== alpha ==
## arm7_execute
module arm7_execute (
	input             clk,
	input      [31:0] instr_i,   
	input      [31:0] rn_i,      
	input      [31:0] rd_i,      
	input      [31:0] rs_i,      
	input      [31:0] rm_i,      
	input      [31:0] pc_i,      
	input      [3:0]  nzcv_i,    
	output reg [31:0] result_o,
	output reg [3:0]  nzcv_o,
	output reg        wb_o,
	output reg        exec_o
);
localparam T_MULTIPLY          = 4'd0;
localparam T_DATA_PROCESSING   = 4'd7;
localparam T_LOAD_STORE        = 4'd8;
localparam T_BRANCH            = 4'd11;
localparam OP_SUB              = 4'd2;
localparam OP_ADD              = 4'd4;
reg [31:0] instr_q, rn_q, rd_q, rs_q, rm_q, pc_q;
reg [3:0]  nzcv_q;
always @(posedge clk) begin
	instr_q <= instr_i;
	rn_q    <= rn_i;
	rd_q    <= rd_i;
	rs_q    <= rs_i;
	rm_q    <= rm_i;
	pc_q    <= pc_i;
	nzcv_q  <= nzcv_i;
end
wire [3:0]  instr_type;
wire [31:0] mult_result;
wire [31:0] shifter_result;
wire        c_to_alu;
wire [31:0] alu_result;
wire [3:0]  alu_nzcv;
wire        alu_is_writeback;
wire        will_this_be_executed;
reg        use_shifter;
reg [31:0] alu_operand_1;
reg [31:0] alu_operand_2;
reg [3:0]  alu_opcode;
inst_decode InstructionDecoder(
	.ir(instr_q),
	.instr_type(instr_type)
);
multiplier Multiplier(
	.Rs(rs_q),
	.Rm(rm_q),
	.result(mult_result)
);
always @(*) begin
	alu_operand_2 = 0;
	case (instr_type)
		T_DATA_PROCESSING: begin
			alu_operand_1 = rn_q;
			use_shifter = 1;
			alu_opcode = instr_q[24:21];
		end
		T_MULTIPLY: begin
			alu_operand_1 = (instr_q[21] == 1) ? rd_q : 32'd0;	 
			alu_operand_2 = mult_result;
			use_shifter = 0;
			alu_opcode = OP_ADD;
		end
		T_BRANCH: begin
			alu_operand_1 = pc_q - 4;
			alu_operand_2 = (instr_q[23] == 1) ? {6'b111111, instr_q[23:0], 2'b00} : {6'b000000, instr_q[23:0], 2'b00};
			use_shifter = 0;
			alu_opcode = OP_ADD;
		end
		T_LOAD_STORE: begin
			alu_operand_1 = rn_q;
			use_shifter = 1;
			alu_opcode = (instr_q[23] == 1) ? OP_ADD : OP_SUB;
		end
		default: begin
			alu_operand_1 = rn_q;
			use_shifter = 1;
			alu_opcode = OP_ADD;
		end
	endcase
end
bshift BarrelShifter(
  ...
For scale: ~240 I/O pins, ~44000 um^2 of cells after synthesis.
clock: 7.03 ns
lec_check: 0
cap_margin: 20
core_margin: 2
core_utilization: 59
slew_margin: 20
run.sh (not shown) runs the stock make flow with config.mk's settings and CLKGATE_MAP_FILE=.
alpha did not finish; a tool error ended it in 5_1_grt.
#### Input delta (beta over alpha)
# alpha
export LEC_CHECK = 0
export CAP_MARGIN = 20
export CORE_MARGIN = 2
export CORE_UTILIZATION = 59
export SLEW_MARGIN = 20
create_clock -name core_clock -period 7.03 [get_ports {clk}]
# beta
export LEC_CHECK = 0
export CAP_MARGIN = 20
export CORE_MARGIN = 2
export CORE_UTILIZATION = 56
export SETUP_SLACK_MARGIN = -1.01
export SLEW_MARGIN = 20
create_clock -name core_clock -period 10.1 [get_ports {clk}]
--- outcome ---
- What the final checks of beta revealed, after a flow that finished every stage, was a layout that fails on setup timing.
- Tool error GRT-0232 stopped alpha during 5_1_grt; no final results.
- Relative to alpha, instance count after placement with tap cells included decreased by 7.3% in beta.
- Relative to alpha, the die area measured on beta has increased by a few percent.
- Comparing initial core utilization for alpha and beta, the bigger number came from alpha.
diff inputs: beta => gamma
# beta
export LEC_CHECK = 0
export CAP_MARGIN = 20
export CORE_MARGIN = 2
export CORE_UTILIZATION = 56
export SETUP_SLACK_MARGIN = -1.01
export SLEW_MARGIN = 20
create_clock -name core_clock -period 10.1 [get_ports {clk}]
# gamma
export LEC_CHECK = 0
export CAP_MARGIN = 20
export CORE_MARGIN = 2
export CORE_UTILIZATION = 59
export PLACE_DENSITY_LB_ADDON = 0.0
export SLEW_MARGIN = 20
create_clock -name core_clock -period 11.5 [get_ports {clk}]
## What came out
No final results exist for gamma, since it was stopped by error ODB-0269 during 5_1_grt.
beta → gamma: die size down 5.0%; placement-stage cell area down about 5%; area of the core region down about 4.4%.
[gamma vs beta] number of resized instances in the post-cts repair step: higher in gamma
gamma vs beta — final RePlAce weighted congestion dropped slightly
HPWL reported at the end of detailed placement deteriorates in gamma relative to beta.
gamma: setup slack at placement is 1.58 ns higher than what beta reported.
Input changes introduced in delta (baseline for comparison: gamma):
# gamma
export LEC_CHECK = 0
export CAP_MARGIN = 20
export CORE_MARGIN = 2
export CORE_UTILIZATION = 59
export PLACE_DENSITY_LB_ADDON = 0.0
export SLEW_MARGIN = 20
create_clock -name core_clock -period 11.5 [get_ports {clk}]
# delta
export LEC_CHECK = 0
export CAP_MARGIN = 20
export CORE_MARGIN = 2
export CORE_UTILIZATION = 61
export HOLD_SLACK_MARGIN = 0.3
export SETUP_SLACK_MARGIN = -0.69
export SLEW_MARGIN = 20
create_clock -name core_clock -period 10.1 [get_ports {clk}]
--- outcome ---
delta never completed; the flow aborted with a tool error in 5_1_grt.
Comparing gamma and delta, the lower cell area after placement is on gamma.
Taking gamma as the reference, in delta register area share after synthesis barely changed; chip area estimate from yosys synthesis essentially unchanged; die extent in x saw a decrease; adder-cell share of the synthesized area has remained practically unchanged; pre-CTS worst setup slack went down.
When delta is measured against gamma, its vertical die size turns out 4.5 um lower.
delta reports a higher number of instances resized during post-cts repair than gamma does.
Summary: with gamma as the reference, final HPWL from detailed placement in delta moved down slightly.
Relative to gamma, core footprint decreased by about 3.7% in delta.
Compared to gamma, delta was floorplanned on a smaller die.
--- input diff delta..epsilon ---
# delta
export LEC_CHECK = 0
export CAP_MARGIN = 20
export CORE_MARGIN = 2
export CORE_UTILIZATION = 61
export HOLD_SLACK_MARGIN = 0.3
export SETUP_SLACK_MARGIN = -0.69
export SLEW_MARGIN = 20
create_clock -name core_clock -period 10.1 [get_ports {clk}]
# epsilon
export LEC_CHECK = 0
export ABC_AREA = 1
export CAP_MARGIN = 20
export CORE_MARGIN = 2
export CORE_UTILIZATION = 56
export CTS_CLUSTER_DIAMETER = 59
export CTS_CLUSTER_SIZE = 49
export GPL_ROUTABILITY_DRIVEN = 0
export GPL_TIMING_DRIVEN = 1
export HOLD_SLACK_MARGIN = 0.29
export PLACE_DENSITY_LB_ADDON = 0.12
export SETUP_SLACK_MARGIN = -0.6
export SLEW_MARGIN = 20
export TNS_END_PERCENT = 60
create_clock -name core_clock -period 13.8 [get_ports {clk}]
Notes after the runs:
- epsilon reached the end of the flow, and the finished layout is clean on the timing, DRC and antenna checks.
- When epsilon is measured against delta, its number of buffers created by CTS turns out about 3.6% lower.
- epsilon: Yosys chip area is about 4% higher than what delta reported.
- Summary of epsilon over delta: overall chip area saw an increase; die height went up; number of resized instances in the post-cts repair step shrank by 167; count of hold-fix buffers inserted at cts held steady.
- Placed cell count, epsilon vs delta: up by more than 10%
- When epsilon is measured against delta, its synthesized-area fraction occupied by adder cells turns out 1.0 points lower.
